==> delta <==
==> flow/design.v <==
 `timescale 1ns / 1ps
module calc_logic(
   input clk,
   input rst,
   input [4:0] keycode,
   input newkey,
   output [15:0] Xdisplay,
   output LED_NEG_digit,
   output LED_OVW
   );
   localparam[4:0] KEY_CE = 5'b01100,
                   KEY_CA = 5'b00100,
                   KEY_MULTI = 5'b01001,
                   KEY_SUB = 5'b01010,
                   KEY_ADD = 5'b01011,
                   KEY_SQR = 5'b00001,
                   KEY_CH_SIGN = 5'b00010,
                   KEY_EQUALS = 5'b00011;
   reg signed [17:0] X, nextX, Y, nextY, ANS;
   reg [1:0] OP, nextOP;
   wire ADD = (OP == KEY_ADD [1:0]);
   wire SUB = (OP == KEY_SUB [1:0]);
   wire MULTI = (OP == KEY_MULTI [1:0]);        
   wire OP_T2 = (newkey && (keycode[4:2] == 3'b010) );
   wire CA = (newkey && (keycode == KEY_CA) );             
   wire CE = (newkey && (keycode == KEY_CE) );
   wire digit = (newkey && (keycode[4] == 1'b1) );
   wire EQUALS = (newkey && (keycode == KEY_EQUALS) );
   wire SQR = (newkey && (keycode == KEY_SQR) );
   wire CH_SIGN = (newkey && (keycode == KEY_CH_SIGN) );
   wire [6:0] CONTROL = {CE, CA, OP_T2, digit, EQUALS, SQR, CH_SIGN};  
   wire signed [17:0] ANS_ADD, ANS_MULTI, ANS_SUB, ANS_SQR, ANS_CH_SIGN;
   assign ANS_ADD = X+Y;
   assign ANS_SUB = Y-X;
   assign ANS_MULTI = X*Y;
   assign ANS_SQR = X*X;
   assign ANS_CH_SIGN = X*-1;  
   assign LED_OVW = X[16]; 
   assign Xdisplay = X[15:0];
   assign LED_NEG_digit = X[17];  
   always @ (ADD, MULTI, SUB, ANS_ADD, ANS_MULTI, ANS_SUB, X)
       case({ADD, SUB, MULTI})
           3'b100: ANS = ANS_ADD;
           3'b010: ANS = ANS_SUB;
           3'b001: ANS = ANS_MULTI;
           default: ANS = X;
       endcase   
   always @ (CONTROL, X, keycode, ANS, ANS_SQR, ANS_CH_SIGN)
       casez(CONTROL)
           7'b1000000: nextX = 18'b0;
           7'b?1?????: nextX = 18'b0;
           7'b0010000: nextX = 18'b0;
           7'b0001000: nextX = {X[12:0], keycode[3:0]};  
           7'b0000100: nextX = ANS;
           7'b0000010: nextX = ANS_SQR;
           7'b0000001: nextX = ANS_CH_SIGN;
           default: nextX = X;
       endcase
   always @ (posedge clk or posedge rst)
   begin
       if(rst) X <= 18'b0;
       else X <= nextX;
   end
   always @ (OP_T2, CA, Y, X)
       case({OP_T2, CA})
           2'b00: nextY = Y;
           2'b10: nextY = X;
           default: nextY = 18'b0;
       endcase
   always @ (posedge clk or posedge rst)
     begin
         if(rst) Y <= 18'b0;
         else Y <= nextY;
     end
   always @ (OP_T2, CA, keycode, OP)
       case({OP_T2, CA})
           2'b00: nextOP = OP;
           2'b10: nextOP = keycode[1:0];
           default: nextOP = 2'b0;
       endcase
   always @ (posedge clk or posedge rst)
     begin
         if(rst) OP <= 2'b0;
         else OP <= nextOP;
     end
   endmodule
==> flow/run.sh <==
#!/bin/bash
# the make line also repeats each setting of config.mk as NAME=value (left out here)
make -C /OpenROAD-flow-scripts/flow DESIGN_CONFIG=/design/flow/config.mk WORK_HOME=/design/flow/orfs CLKGATE_MAP_FILE= finish
==> flow/config.mk <==
export PLATFORM = sky130hd
export DESIGN_NAME = calc_logic
export DESIGN_NICKNAME = calc_logic
export VERILOG_FILES = /design/flow/design.v
export SDC_FILE = /design/flow/constraint.sdc
export NUM_CORES = 4
export LEC_CHECK = 0
export ABC_AREA = 1
export CAP_MARGIN = 20
export CORE_MARGIN = 2
export CORE_UTILIZATION = 72
export CTS_CLUSTER_DIAMETER = 216
export CTS_CLUSTER_SIZE = 99
export PLACE_DENSITY_LB_ADDON = 0.04
export SETUP_SLACK_MARGIN = 1.31
export SLEW_MARGIN = 20
export TNS_END_PERCENT = 15
==> flow/constraint.sdc <==
create_clock -name core_clock -period 4.52 [get_ports {clk}]
set_input_delay 0.9040 -clock core_clock [delete_from_list [all_inputs] [get_ports {clk}]]
set_output_delay 0.9040 -clock core_clock [all_outputs]
set_load 0.01 [all_outputs]
==> lagoon (differences from delta) <==
- ABC_AREA: 1 -> 0
- CTS_CLUSTER_DIAMETER: 216 -> 364
- CTS_CLUSTER_SIZE: 99 -> 95
- PLACE_DENSITY: default -> 0.41
- PLACE_DENSITY_LB_ADDON: 0.04 -> default
- SETUP_SLACK_MARGIN: 1.31 -> 1.56
- TNS_END_PERCENT: 15 -> default
==> flow/constraint.sdc (replaced) <==
create_clock -name core_clock -period 5.79 [get_ports {clk}]
set_input_delay 1.1580 -clock core_clock [delete_from_list [all_inputs] [get_ports {clk}]]
set_output_delay 1.1580 -clock core_clock [all_outputs]
set_load 0.01 [all_outputs]
==> quartz (differences from delta) <==
- ABC_AREA: 1 -> default
- CTS_CLUSTER_DIAMETER: 216 -> default
- CTS_CLUSTER_SIZE: 99 -> default
- PLACE_DENSITY_LB_ADDON: 0.04 -> 0.0
- SETUP_SLACK_MARGIN: 1.31 -> default
- TNS_END_PERCENT: 15 -> default
==> flow/constraint.sdc (replaced) <==
create_clock -name core_clock -period 5.53 [get_ports {clk}]
set_input_delay 1.1060 -clock core_clock [delete_from_list [all_inputs] [get_ports {clk}]]
set_output_delay 1.1060 -clock core_clock [all_outputs]
set_load 0.01 [all_outputs]
==> results <==
delta failed in global routing. lagoon completed, yet does not pass: setup timing. quartz reached the layout checks and failed them: setup timing.
Between quartz and lagoon, the lower routed wire length is in quartz (gap 0.24%, measured against lagoon).
In quartz the first-iteration DRC count is higher than in lagoon, by 8.7%.
Of quartz and lagoon, quartz has the higher total power (gap 8.5%, measured against lagoon).
In quartz the worst hold slack is lower than in lagoon, by 0.012 ns.
Power and IR drop assume default switching activity.
